## a_filter_reference_32x11
module a_filter_reference_32x11(
    input [31:0] x_in,
    input clk,
    input [5:0] reset,
    output [31:0] y_out);
Size in the first run: ~71 I/O pins, about 0.063 sq mm of cells after synthesis.
clock: 7.46 ns
lec_check: 0
abc_area: 1
cap_margin: 20
core_aspect_ratio: 0.92
core_margin: 2
core_utilization: 72
cts_cluster_size: 90
max_routing_layer: met4
place_density: 0.67
slew_margin: 20
run.sh (not shown) runs the stock make flow with config.mk's settings and CLKGATE_MAP_FILE=.
The baseline ended with an error in global routing.
==> next run, changes <==
--- a/flow/config.mk
+++ b/flow/config.mk
@@ -9,8 +9,6 @@
 export CAP_MARGIN = 20
-export CORE_ASPECT_RATIO = 0.92
+export CORE_ASPECT_RATIO = 0.91
 export CORE_MARGIN = 2
 export CORE_UTILIZATION = 72
-export CTS_CLUSTER_SIZE = 90
-export MAX_ROUTING_LAYER = met4
-export PLACE_DENSITY = 0.67
+export PLACE_DENSITY = 0.39
 export SLEW_MARGIN = 20
==> flow/constraint.sdc (replaced) <==
create_clock -name core_clock -period 8.54 [get_ports {clk}]
set_input_delay 1.7080 -clock core_clock [delete_from_list [all_inputs] [get_ports {clk}]]
set_output_delay 1.7080 -clock core_clock [all_outputs]
set_load 0.01 [all_outputs]
The changed run completed with no timing, DRC or antenna violations.
Die area stays flat.
Synthesized area stays the same.
Synthesized cell count is unchanged.
==> next run, changes <==
--- a/flow/config.mk
+++ b/flow/config.mk
@@ -7,8 +7,5 @@
 export LEC_CHECK = 0
-export ABC_AREA = 1
 export CAP_MARGIN = 20
-export CORE_ASPECT_RATIO = 0.91
 export CORE_MARGIN = 2
-export CORE_UTILIZATION = 72
-export PLACE_DENSITY = 0.39
+export CORE_UTILIZATION = 59
 export SLEW_MARGIN = 20
==> flow/constraint.sdc (replaced) <==
create_clock -name core_clock -period 4.37 [get_ports {clk}]
set_input_delay 0.8740 -clock core_clock [delete_from_list [all_inputs] [get_ports {clk}]]
set_output_delay 0.8740 -clock core_clock [all_outputs]
set_load 0.01 [all_outputs]
=> This time the run finished but fails on setup timing; global-route usage shrinks by 13 points; core utilization rises by 8.1 points; wire length drops by about 20%; setup slack gets worse by 3.3 ns; final area came out higher by about 18%; die area rises by 6.6%; clock-buffer cell count came out higher by 9; final cell count goes down by about 5%; first-iteration DRC count falls by 60%; non-clock buffer count rises by 1635.


a_filter_reference_32x11 again, from the RTL that the note above started with.
## a_filter_reference_32x11
module a_filter_reference_32x11(
    input [31:0] x_in,
    input clk,
    input [5:0] reset,
    output [31:0] y_out);
export LEC_CHECK = 0
export CAP_MARGIN = 20
export CORE_MARGIN = 2
export CORE_UTILIZATION = 72
export CTS_CLUSTER_DIAMETER = 222
export MAX_ROUTING_LAYER = met4
export PLACE_DENSITY_LB_ADDON = 0.01
export SETUP_SLACK_MARGIN = -0.42
export SLEW_MARGIN = 20
create_clock -name core_clock -period 7.46 [get_ports {clk}]
The first run completed, yet does not pass: negative setup slack.
==> next run, changes <==
ABC_AREA = 1   (was unset)
CTS_CLUSTER_DIAMETER = unset   (was 222)
MAX_ROUTING_LAYER = unset   (was met4)
PLACE_DENSITY_LB_ADDON = 0.06   (was 0.01)
SETUP_SLACK_MARGIN = unset   (was -0.42)
clock period = 7.43 ns   (was 7.46 ns; I/O delays follow)
- With this change the flow ended with an error in global routing on GRT-0232
- synthesized area rose by 14%
- synthesized cell count rose by 35%
- die area rose by 14%
==> next run, changes <==
ABC_AREA = unset   (was 1)
CORE_UTILIZATION = 66   (was 72)
PLACE_DENSITY_LB_ADDON = unset   (was 0.06)
clock period = 9.92 ns   (was 7.43 ns; I/O delays follow)
This time the run finished clean; synthesized area came out lower by 13%; die size shrinks by 4.6%; synthesized cell count decreases by 26%.


## nickel
a_filter_reference_32x11 again, from the RTL that the note above started with.
==> flow/config.mk <==
export PLATFORM = sky130hd
export DESIGN_NAME = a_filter_reference_32x11
export DESIGN_NICKNAME = a_filter_reference_32x11
export VERILOG_FILES = /design/flow/design.v
export SDC_FILE = /design/flow/constraint.sdc
export NUM_CORES = 4
export LEC_CHECK = 0
export ABC_AREA = 1
export CAP_MARGIN = 30
export CORE_ASPECT_RATIO = 0.83
export CORE_MARGIN = 2
export CORE_UTILIZATION = 71
export CTS_CLUSTER_SIZE = 37
export GPL_ROUTABILITY_DRIVEN = 1
export GPL_TIMING_DRIVEN = 1
export MAX_ROUTING_LAYER = met4
export PLACE_DENSITY_LB_ADDON = 0.1
export SETUP_SLACK_MARGIN = 2.25
export SLEW_MARGIN = 20
==> flow/constraint.sdc <==
create_clock -name core_clock -period 7.57 [get_ports {clk}]
set_input_delay 1.5140 -clock core_clock [delete_from_list [all_inputs] [get_ports {clk}]]
set_output_delay 1.5140 -clock core_clock [all_outputs]
set_load 0.01 [all_outputs]
Status: nickel FAILED at global routing (tool error)
Setup changes, nickel to onyx
# nickel
export LEC_CHECK = 0
export ABC_AREA = 1
export CAP_MARGIN = 30
export CORE_ASPECT_RATIO = 0.83
export CORE_MARGIN = 2
export CORE_UTILIZATION = 71
export CTS_CLUSTER_SIZE = 37
export GPL_ROUTABILITY_DRIVEN = 1
export GPL_TIMING_DRIVEN = 1
export MAX_ROUTING_LAYER = met4
export PLACE_DENSITY_LB_ADDON = 0.1
export SETUP_SLACK_MARGIN = 2.25
export SLEW_MARGIN = 20
create_clock -name core_clock -period 7.57 [get_ports {clk}]
# onyx
export LEC_CHECK = 0
export ABC_AREA = 1
export CAP_MARGIN = 30
export CORE_ASPECT_RATIO = 0.83
export CORE_MARGIN = 2
export CORE_UTILIZATION = 71
export CTS_CLUSTER_SIZE = 80
export GPL_ROUTABILITY_DRIVEN = 1
export GPL_TIMING_DRIVEN = 1
export PLACE_DENSITY = 0.35
export SETUP_SLACK_MARGIN = -0.06
export SLEW_MARGIN = 20
create_clock -name core_clock -period 2.07 [get_ports {clk}]
### Flow results
What ended onyx was a tool error in detailed placement; the run never finished. Re floorplan net count: no difference whatsoever between nickel and onyx. From nickel to onyx, initial standard-cell utilization of the core did not move at all. On onyx: placer congestion estimate is 1.6% higher than what nickel gave. Summary of onyx over nickel: synthesized area per cell ~0 delta, cell area after synthesis comparable.
Modified inputs, maple compared to onyx
# onyx
export LEC_CHECK = 0
export ABC_AREA = 1
export CAP_MARGIN = 30
export CORE_ASPECT_RATIO = 0.83
export CORE_MARGIN = 2
export CORE_UTILIZATION = 71
export CTS_CLUSTER_SIZE = 80
export GPL_ROUTABILITY_DRIVEN = 1
export GPL_TIMING_DRIVEN = 1
export PLACE_DENSITY = 0.35
export SETUP_SLACK_MARGIN = -0.06
export SLEW_MARGIN = 20
create_clock -name core_clock -period 2.07 [get_ports {clk}]
# maple
export LEC_CHECK = 0
export CAP_MARGIN = 30
export CORE_ASPECT_RATIO = 0.83
export CORE_MARGIN = 2
export CORE_UTILIZATION = 71
export CTS_CLUSTER_SIZE = 37
export GPL_ROUTABILITY_DRIVEN = 1
export GPL_TIMING_DRIVEN = 1
export MAX_ROUTING_LAYER = met4
export SETUP_SLACK_MARGIN = -0.16
export SLEW_MARGIN = 20
create_clock -name core_clock -period 7.57 [get_ports {clk}]
==> results <==
The flow completed for maple, but it is not clean: the layout still shows setup timing. Compared to onyx, maple has x dimension of the die about 6.4% lower. Max cell area after technology mapping across maple and onyx: onyx. Between maple and onyx, cell count after synthesis is lower for maple, onyx comes in above that. Area fraction in xor and xnor cells in maple is 0.40 points higher than in onyx.
For violet, these inputs were changed with respect to maple:
# maple
export LEC_CHECK = 0
export CAP_MARGIN = 30
export CORE_ASPECT_RATIO = 0.83
export CORE_MARGIN = 2
export CORE_UTILIZATION = 71
export CTS_CLUSTER_SIZE = 37
export GPL_ROUTABILITY_DRIVEN = 1
export GPL_TIMING_DRIVEN = 1
export MAX_ROUTING_LAYER = met4
export SETUP_SLACK_MARGIN = -0.16
export SLEW_MARGIN = 20
create_clock -name core_clock -period 7.57 [get_ports {clk}]
# violet
export LEC_CHECK = 0
export ABC_AREA = 1
export CAP_MARGIN = 30
export CORE_ASPECT_RATIO = 0.83
export CORE_MARGIN = 2
export CORE_UTILIZATION = 71
export CTS_CLUSTER_DIAMETER = 242
export CTS_CLUSTER_SIZE = 39
export GPL_ROUTABILITY_DRIVEN = 1
export GPL_TIMING_DRIVEN = 1
export MAX_ROUTING_LAYER = met4
export SETUP_SLACK_MARGIN = -0.16
export SLEW_MARGIN = 20
create_clock -name core_clock -period 7.09 [get_ports {clk}]
Notes after the runs:
- Cell area after placement, violet and maple: larger value in violet
- violet ends up with a instance tally after logic synthesis that is 2234 higher than in maple.
- Changes observed in violet relative to maple: vertical extent of the die climbed 6.9%; synthesized-area fraction occupied by ao, oa, aoi and oai cells dropped 1.2 points.
- Diff maple -> violet | yosys synthesis chip area | increase of 14%
- Going from maple to violet, post-synth tally of flip-flops with integrated enable now sits at about the same level, worst setup timing slack at the placement stage now sits higher, die size now sits higher.
- Number of cells upsized or downsized after cts was lower in the run labelled maple.
- violet failed in global routing with GRT-0232.
- Looking at distinct cell type count of the synthesized netlist across violet and maple, the one that comes out higher is maple.
### violet -> pepper
# violet
export LEC_CHECK = 0
export ABC_AREA = 1
export CAP_MARGIN = 30
export CORE_ASPECT_RATIO = 0.83
export CORE_MARGIN = 2
export CORE_UTILIZATION = 71
export CTS_CLUSTER_DIAMETER = 242
export CTS_CLUSTER_SIZE = 39
export GPL_ROUTABILITY_DRIVEN = 1
export GPL_TIMING_DRIVEN = 1
export MAX_ROUTING_LAYER = met4
export SETUP_SLACK_MARGIN = -0.16
export SLEW_MARGIN = 20
create_clock -name core_clock -period 7.09 [get_ports {clk}]
# pepper
export LEC_CHECK = 0
export ABC_AREA = 1
export CAP_MARGIN = 30
export CORE_ASPECT_RATIO = 0.83
export CORE_MARGIN = 2
export CORE_UTILIZATION = 71
export GPL_ROUTABILITY_DRIVEN = 1
export GPL_TIMING_DRIVEN = 1
export SETUP_SLACK_MARGIN = -0.06
export SLEW_MARGIN = 20
create_clock -name core_clock -period 2.15 [get_ports {clk}]
Findings:
- Note that the routability congestion estimate recorded for violet amounts to 1.06 times the value seen in pepper.
- From violet to pepper, area after synthesis did not move at all.
- pepper got as far as detailed placement, where a tool error ended the run.
- violet got as far as global routing, where a tool error ended the run.
- Diff violet -> pepper: chip area now sits at about the same level; proportion of synthesized flip-flops having asynchronous set or reset ~0 delta; yosys cell count was more or less identical.
